==> build 29 <==
==> flow/design.v <==
module mult(y,a,b);  
	output logic [15:0] y;
	input  logic [7:0] a,b;
	logic [15:0] y_tmp;
	logic [7:0]  a_tmp;
	logic [7:0]  b_tmp;
	logic [14:0] c1;
	logic [10:0] c2;            
	logic [14:0] out1;
	logic [12:0] out2;
	logic [10:0] out3;
	logic [8:0]  out4;
	logic [14:0] m_temp0;
	logic [13:0] m_temp1;
	logic [12:0] m_temp2;
	logic [11:0] m_temp3;
	logic [10:0] m_temp4;
	logic [9:0]  m_temp5;
	logic [8:0]  m_temp6;
	logic [7:0]  m_temp7;
	always_comb
		begin
			if(a[7])
				begin
					a_tmp = ~a+1'b1;
					if(b[7])
						begin
							b_tmp = ~b+1'b1;
							y = y_tmp ;
						end
					else
						begin
							b_tmp = b;
							y = ~y_tmp+1'b1;
						end
				end
			else
				begin
					a_tmp = a;
					if(b[7])
						begin
							b_tmp = ~b+1'b1;
							y = ~y_tmp+1'b1;
						end
					else
						begin
							b_tmp = b;
							y = y_tmp;
						end
				end
		end
	always_comb
		begin
			out1 = m_temp0 + m_temp1;
			out2 = m_temp2 + m_temp3;
			out3 = m_temp4 + m_temp5;
			out4 = m_temp6 + m_temp7;
			c1   = out1    + out2;
			c2   = out3    + out4;
			y_tmp= c1      + c2;
		end
	always_comb
		begin		
			m_temp0[14:7] = b_tmp[7]?a_tmp:8'b00000000;
			m_temp0[6:0]  = 7'b0000000;
			m_temp1[13:6] = b_tmp[6]?a_tmp:8'b00000000;
			m_temp1[5:0]  = 6'b000000;
			m_temp2[12:5] = b_tmp[5]?a_tmp:8'b00000000;
			m_temp2[4:0]  = 5'b00000;
			m_temp3[11:4] = b_tmp[4]?a_tmp:8'b00000000;
			m_temp3[3:0]  = 4'b0000;
			m_temp4[10:3] = b_tmp[3]?a_tmp:8'b00000000;
			m_temp4[2:0]  = 3'b000;
			m_temp5[9:2]  = b_tmp[2]?a_tmp:8'b00000000;
			m_temp5[1:0]  = 2'b00;
			m_temp6[8:1]  = b_tmp[1]?a_tmp:8'b00000000;
			m_temp6[0]    = 1'b0;
			m_temp7       = b_tmp[0]?a_tmp:8'b00000000;
		end
endmodule
	module cnm(rep,imp,rea,ima,req,imq);  
	output logic signed[15:0] rep, imp;
	input  logic signed[7:0] rea, req, ima, imq;
	logic signed[15:0] y0,y1,y2,y3;
	mult reaXreq (.y(y0), .a(rea), .b(req));
	mult imaXimq (.y(y1), .a(ima), .b(imq));
	mult reaXimq (.y(y2), .a(rea), .b(imq));
	mult imaXreq (.y(y3), .a(ima), .b(req));
	always_comb
		begin
			rep = y0-y1;
			imp = y2+y3;
		end
endmodule
module cnm_top (
    input  logic               clk,
    input  logic               rst,
    input  logic               in_valid,
    input  logic signed [7:0]  rea,
    input  logic signed [7:0]  ima,
    input  logic signed [7:0]  req,
    input  logic signed [7:0]  imq,
    output logic               out_valid,
    output logic signed [15:0] rep,
    output logic signed [15:0] imp
);
    logic signed [7:0]  rea_r, ima_r, req_r, imq_r;
    logic               valid_r;
    logic signed [15:0] rep_c, imp_c;
    cnm cnm (.rep(rep_c), .imp(imp_c), .rea(rea_r), .ima(ima_r), .req(req_r), .imq(imq_r));
    always_ff @(posedge clk) begin
        rea_r <= rea;
        ima_r <= ima;
        req_r <= req;
        imq_r <= imq;
        rep   <= rep_c;
        imp   <= imp_c;
        if (rst) begin
            valid_r   <= 1'b0;
            out_valid <= 1'b0;
        end else begin
            valid_r   <= in_valid;
            out_valid <= valid_r;
        end
    end
endmodule
==> flow/run.sh <==
#!/bin/bash
# the make line also repeats each setting of config.mk as NAME=value (left out here)
make -C /OpenROAD-flow-scripts/flow DESIGN_CONFIG=/design/flow/config.mk WORK_HOME=/design/flow/orfs CLKGATE_MAP_FILE= finish
==> flow/config.mk <==
export PLATFORM = sky130hd
export DESIGN_NAME = cnm_top
export DESIGN_NICKNAME = cnm_top
export VERILOG_FILES = /design/flow/design.v
export SDC_FILE = /design/flow/constraint.sdc
export NUM_CORES = 4
export LEC_CHECK = 0
export ABC_AREA = 1
export CAP_MARGIN = 5
export CELL_PAD_IN_SITES_DETAIL_PLACEMENT = 1
export CELL_PAD_IN_SITES_GLOBAL_PLACEMENT = 3
export CORE_MARGIN = 7
export CORE_UTILIZATION = 36
export CTS_CLUSTER_SIZE = 17
export GPL_ROUTABILITY_DRIVEN = 0
export GPL_TIMING_DRIVEN = 1
export MAX_ROUTING_LAYER = met5
export MIN_ROUTING_LAYER = met2
export PLACE_DENSITY_LB_ADDON = 0.3
export SLEW_MARGIN = 5
export TNS_END_PERCENT = 35
==> flow/constraint.sdc <==
create_clock -name core_clock -period 5.9 [get_ports {clk}]
set_input_delay 1.1800 -clock core_clock [delete_from_list [all_inputs] [get_ports {clk}]]
set_output_delay 1.1800 -clock core_clock [all_outputs]
set_load 0.01 [all_outputs]
==> trial 30: changes against build 29 <==
==> flow/config.mk (replaced) <==
export PLATFORM = sky130hd
export DESIGN_NAME = cnm_top
export DESIGN_NICKNAME = cnm_top
export VERILOG_FILES = /design/flow/design.v
export SDC_FILE = /design/flow/constraint.sdc
export NUM_CORES = 4
export LEC_CHECK = 0
export CAP_MARGIN = 20
export CORE_MARGIN = 2
export CORE_UTILIZATION = 40
export CTS_CLUSTER_SIZE = 55
export PLACE_DENSITY_LB_ADDON = 0.16
export SLEW_MARGIN = 35
export TNS_END_PERCENT = 80
==> flow/constraint.sdc (replaced) <==
create_clock -name core_clock -period 7.0 [get_ports {clk}]
set_input_delay 1.4000 -clock core_clock [delete_from_list [all_inputs] [get_ports {clk}]]
set_output_delay 1.4000 -clock core_clock [all_outputs]
set_load 0.01 [all_outputs]
==> results.txt <==
run metrics: number of unique standard cell types used by synthesis=between 40 and 50, Blocking Checks=setup timing, Compound-Gate Fraction of Synth Area=between 8 and 9%, Finish-stage setup viols=13, status=failed layout checks, instance count of the mapped netlist=between 2000 and 2500, post-route setup slack=-0.583 ns
-- figures above: build 29

==> results.txt <==
run metrics: number of clock sinks=roughly 66, Finish-stage setup viols=0, final std cells w/o fill=2191, number of unique standard cell types used by synthesis=~57, Compound-Gate Fraction of Synth Area=between 10% and 20%, status=complete, no violations, instance count of the mapped netlist=~1600, post-route setup slack=approximately 0.28 ns
-- figures above: trial 30


---

==> v20 <==
RTL: the design.v shown in full above, as it stands there.
clock: 4.54 ns
lec_check: 0
abc_area: 1
cap_margin: 0
cell_pad_in_sites_detail_placement: 0
core_aspect_ratio: 0.5
core_margin: 7
core_utilization: 43
cts_cluster_diameter: 170
cts_cluster_size: 99
gpl_timing_driven: 0
hold_slack_margin: -0.08
place_density_lb_addon: 0.01
slew_margin: 40
tns_end_percent: 20
run.sh (not shown) runs the stock make flow with config.mk's settings and CLKGATE_MAP_FILE=.
==> v17 (differences from v20) <==
Settings changed: CAP_MARGIN 0 to 20, CELL_PAD_IN_SITES_DETAIL_PLACEMENT 0 to unset, CORE_ASPECT_RATIO 0.5 to unset, CORE_MARGIN 7 to 2, CORE_UTILIZATION 43 to 66, CTS_CLUSTER_DIAMETER 170 to 41, CTS_CLUSTER_SIZE 99 to 71, GPL_TIMING_DRIVEN 0 to unset, HOLD_SLACK_MARGIN -0.08 to unset, PLACE_DENSITY_LB_ADDON 0.01 to unset, SLEW_MARGIN 40 to 20, TNS_END_PERCENT 20 to unset.
==> flow/constraint.sdc (replaced) <==
create_clock -name core_clock -period 6.54 [get_ports {clk}]
set_input_delay 1.3080 -clock core_clock [delete_from_list [all_inputs] [get_ports {clk}]]
set_output_delay 1.3080 -clock core_clock [all_outputs]
set_load 0.01 [all_outputs]
==> v1 (differences from v20) <==
Settings changed: ABC_AREA 1 to unset, CAP_MARGIN 0 to 20, CELL_PAD_IN_SITES_DETAIL_PLACEMENT 0 to unset, CORE_ASPECT_RATIO 0.5 to unset, CORE_MARGIN 7 to 2, CORE_UTILIZATION 43 to 40, CTS_CLUSTER_DIAMETER 170 to unset, CTS_CLUSTER_SIZE 99 to unset, GPL_TIMING_DRIVEN 0 to unset, HOLD_SLACK_MARGIN -0.08 to unset, PLACE_DENSITY_LB_ADDON 0.01 to unset, SLEW_MARGIN 40 to 20, TNS_END_PERCENT 20 to unset.
==> flow/constraint.sdc (replaced) <==
create_clock -name core_clock -period 6.85 [get_ports {clk}]
set_input_delay 1.3700 -clock core_clock [delete_from_list [all_inputs] [get_ports {clk}]]
set_output_delay 1.3700 -clock core_clock [all_outputs]
set_load 0.01 [all_outputs]
==> flow_metrics.py <==
# Physical implementation metrics
metrics = {
    "worst_setup_path": {
        "crit_start": "req_r[1]",
        "crit_end": "rep[15]",
    },
    "final_timing": {
        "holdWs_ns": 0.416,
        "setup_ws_ns": 0.177,
    },
    "synth": {
        "synth_cell_types": 42,
    },
    "final_layout": {
        "nonClockInverterCount": 392,
    },
    "place": {
        "dpl.hpwl_mm": 30.3,
    },
    "status": {
        "status": "finished clean",
    },
}
That was v17.
==> flow_metrics.py <==
# Physical implementation metrics
metrics = {
    "status": {
        "status": "finished clean",
    },
    "synth": {
        "synth_cell_types": 57,
    },
    "final_layout": {
        "nonClockInverterCount": 170,
    },
    "worst_setup_path": {
        "crit_end": "rep[14]",
    },
    "place": {
        "dpl.hpwl_mm": 27.4,
    },
    "final_timing": {
        "holdWs_ns": 0.445,
        "setup_ws_ns": 0.207,
    },
}
That was v1.
==> flow_metrics.py <==
# Physical implementation metrics
metrics = {
    "status": {
        "status": "finished with violations",
        "so.violations": "negative setup slack",
    },
    "final_timing": {
        "holdWs_ns": 0.405,
        "setup_ws_ns": -2.00,
        "setup_viol": 24,
    },
    "worst_setup_path": {
        "crit_end": "rep[15]",
    },
    "final_layout": {
        "nonClockInverterCount": 392,
    },
    "synth": {
        "synth_cell_types": 42,
    },
}
That was v20.

---

==> 10-27 <==
RTL: the design.v shown in full above, as it stands there.
Settings: LEC_CHECK=0, ABC_AREA=1, CAP_MARGIN=0, CELL_PAD_IN_SITES_DETAIL_PLACEMENT=0, CORE_MARGIN=2, CORE_UTILIZATION=66, CTS_CLUSTER_SIZE=17, GPL_TIMING_DRIVEN=1, SETUP_SLACK_MARGIN=-0.06, SLEW_MARGIN=40, TNS_END_PERCENT=20; clock period 1.47 ns.
==> 02-10 (differences from 10-27) <==
Settings changed: ABC_AREA 1 to not set, CAP_MARGIN 0 to 20, CELL_PAD_IN_SITES_DETAIL_PLACEMENT 0 to not set, CORE_UTILIZATION 66 to 40, CTS_CLUSTER_SIZE 17 to not set, GPL_TIMING_DRIVEN 1 to not set, SETUP_SLACK_MARGIN -0.06 to not set, SLEW_MARGIN 40 to 20, TNS_END_PERCENT 20 to not set.
==> flow/constraint.sdc (replaced) <==
create_clock -name core_clock -period 7.0 [get_ports {clk}]
set_input_delay 1.4000 -clock core_clock [delete_from_list [all_inputs] [get_ports {clk}]]
set_output_delay 1.4000 -clock core_clock [all_outputs]
set_load 0.01 [all_outputs]
==> results <==
- Of 02-10 and 10-27, 10-27 has the higher synthesized cell count (gap 24%, measured against 10-27).
- 10-27 never finished: it broke off in 5_1_grt on GRT-0116. 02-10 passed the timing, DRC and antenna checks.
- Die size: 10-27 is smaller than 02-10 (about 33%).
- Of 02-10 and 10-27, 10-27 has the higher area after synthesis (gap about 8%, measured against 10-27).

---

==> run A: inputs <==
Starts from the design.v that is shown in full above.
export LEC_CHECK = 0
export ABC_AREA = 1
export CAP_MARGIN = 0
export CELL_PAD_IN_SITES_DETAIL_PLACEMENT = 0
export CORE_ASPECT_RATIO = 0.5
export CORE_MARGIN = 7
export CORE_UTILIZATION = 61
export CTS_CLUSTER_DIAMETER = 170
export CTS_CLUSTER_SIZE = 99
export GPL_TIMING_DRIVEN = 0
export HOLD_SLACK_MARGIN = -0.08
export PLACE_DENSITY_LB_ADDON = 0.01
export SETUP_SLACK_MARGIN = 1.17
export SLEW_MARGIN = 0
export TNS_END_PERCENT = 20
create_clock -name core_clock -period 4.54 [get_ports {clk}]
==> run C: changes against run A <==
==> flow/config.mk (replaced) <==
export PLATFORM = sky130hd
export DESIGN_NAME = cnm_top
export DESIGN_NICKNAME = cnm_top
export VERILOG_FILES = /design/flow/design.v
export SDC_FILE = /design/flow/constraint.sdc
export NUM_CORES = 4
export LEC_CHECK = 0
export CAP_MARGIN = 20
export CORE_MARGIN = 2
export CORE_UTILIZATION = 45
export SLEW_MARGIN = 20
==> flow/constraint.sdc (replaced) <==
create_clock -name core_clock -period 6.85 [get_ports {clk}]
set_input_delay 1.3700 -clock core_clock [delete_from_list [all_inputs] [get_ports {clk}]]
set_output_delay 1.3700 -clock core_clock [all_outputs]
set_load 0.01 [all_outputs]
==> run K: changes against run A <==
==> flow/config.mk (replaced) <==
export PLATFORM = sky130hd
export DESIGN_NAME = cnm_top
export DESIGN_NICKNAME = cnm_top
export VERILOG_FILES = /design/flow/design.v
export SDC_FILE = /design/flow/constraint.sdc
export NUM_CORES = 4
export LEC_CHECK = 0
export CAP_MARGIN = 0
export CELL_PAD_IN_SITES_DETAIL_PLACEMENT = 0
export CORE_ASPECT_RATIO = 0.88
export CORE_MARGIN = 2
export CORE_UTILIZATION = 72
export CTS_CLUSTER_SIZE = 36
export GPL_TIMING_DRIVEN = 1
export PLACE_DENSITY_LB_ADDON = 0.0
export SETUP_SLACK_MARGIN = 1.7
export SLEW_MARGIN = 40
export TNS_END_PERCENT = 20
==> flow/constraint.sdc (replaced) <==
create_clock -name core_clock -period 6.67 [get_ports {clk}]
set_input_delay 1.3340 -clock core_clock [delete_from_list [all_inputs] [get_ports {clk}]]
set_output_delay 1.3340 -clock core_clock [all_outputs]
set_load 0.01 [all_outputs]
==> run H: changes against run A <==
==> flow/config.mk (replaced) <==
export PLATFORM = sky130hd
export DESIGN_NAME = cnm_top
export DESIGN_NICKNAME = cnm_top
export VERILOG_FILES = /design/flow/design.v
export SDC_FILE = /design/flow/constraint.sdc
export NUM_CORES = 4
export LEC_CHECK = 0
export CAP_MARGIN = 5
export CELL_PAD_IN_SITES_DETAIL_PLACEMENT = 1
export CORE_MARGIN = 7
export CORE_UTILIZATION = 68
export CTS_CLUSTER_SIZE = 17
export GPL_ROUTABILITY_DRIVEN = 0
export GPL_TIMING_DRIVEN = 1
export MAX_ROUTING_LAYER = met4
export PLACE_DENSITY_LB_ADDON = 0.01
export SLEW_MARGIN = 40
export TNS_END_PERCENT = 5
==> results <==
Run K died in global routing on GRT-0232. Run A produced a layout that fails on negative setup slack. Run H did not get past detailed placement. Run C completed without violations. Of run A and run C, run C has the higher worst setup slack (gap 2.3 ns). Flip-flop count is the same in run A and run C. Of run C and run A, run A has the higher cell count (gap 13%, measured against run A). Of run A and run C, run A has the higher core utilization (gap 17 points). Between run A and run C, the lower clock skew is in run A (gap 0.014 ns).
==> figures <==
metric                                                         run C                      run K                      run H                     run A
Outcome                                      complete, no violations  aborted with a tool error  aborted with a tool error  finished with violations
Stage where the flow stopped                                       -             global routing         detailed placement                         -
Reasons for failing layout checks                                  -                          -                          -      negative setup slack
Post-synthesis cell count                                      1,616                      1,616                      1,616                     2,129
Post-synth seq share                                           10.6%                      10.6%                      10.6%                     9.72%
Classification of the worst setup path                  flop to flop                          -                          -              flop to flop
Slowest cell on crit path                                       fa_1                          -                          -                      fa_1
Hold path startpoint                                         valid_r                          -                          -                   valid_r
TNS Setup                                                       0 ns                          -                          -                 -30.81 ns
FF-to-FF Start                                              req_r[1]                          -                          -                  req_r[0]
X dimension of the die                                        170 µm                     144 µm                     149 µm                    225 µm
Slew of the pin with the lowest slew margin                 0.907 ns                          -                          -                   1.05 ns

---

==> inputs of job 5025 <==
RTL: the design.v shown in full above, as it stands there.
Settings: LEC_CHECK=0, ABC_AREA=0, CAP_MARGIN=20, CORE_ASPECT_RATIO=0.69, CORE_MARGIN=2, CORE_UTILIZATION=72, CTS_CLUSTER_DIAMETER=394, CTS_CLUSTER_SIZE=98, SETUP_SLACK_MARGIN=0.89, SLEW_MARGIN=20, TNS_END_PERCENT=5; clock period 3.06 ns.
==> job 745: changes against job 5025 <==
==> flow/config.mk (replaced) <==
export PLATFORM = sky130hd
export DESIGN_NAME = cnm_top
export DESIGN_NICKNAME = cnm_top
export VERILOG_FILES = /design/flow/design.v
export SDC_FILE = /design/flow/constraint.sdc
export NUM_CORES = 4
export LEC_CHECK = 0
export ABC_AREA = 1
export CAP_MARGIN = 20
export CORE_MARGIN = 2
export CORE_UTILIZATION = 62
export SLEW_MARGIN = 20
==> flow/constraint.sdc (replaced) <==
create_clock -name core_clock -period 7.94 [get_ports {clk}]
set_input_delay 1.5880 -clock core_clock [delete_from_list [all_inputs] [get_ports {clk}]]
set_output_delay 1.5880 -clock core_clock [all_outputs]
set_load 0.01 [all_outputs]
==> flow_metrics.py <==
# Flow results
metrics = {
    "floorplanning": {
        "dieArea_um2": 18400,
    },
    "synth": {
        "simple_gate_area_share_pct": 18.9,
    },
    "run_status": {
        "outcome": "aborted with a tool error",
        "error": "[ERROR DPL-0038] Utilization greater than 100%, impossible to legalize",
        "stop_stage": "detailed placement",
    },
}
# the run above: job 5025

==> flow_metrics.py <==
# Physical implementation metrics
metrics = {
    "run_status": {
        "outcome": "finished clean",
    },
    "layout": {
        "clkbuf_count": 9,
    },
    "cts": {
        "cts_buffer_depth": 2,
        "cts_tree": "yes",
    },
    "setup_path": {
        "worstSetupEndpoint": "rep[15]$_DFF_P_",
    },
    "floorplanning": {
        "dieArea_um2": 23100,
    },
    "synth": {
        "common_cells": "559 x nand2_1, 376 x inv_1, 212 x nor2_1",
        "syn_area_um2": 13600,
        "simple_gate_area_share_pct": 30.9,
    },
}
# the run above: job 745

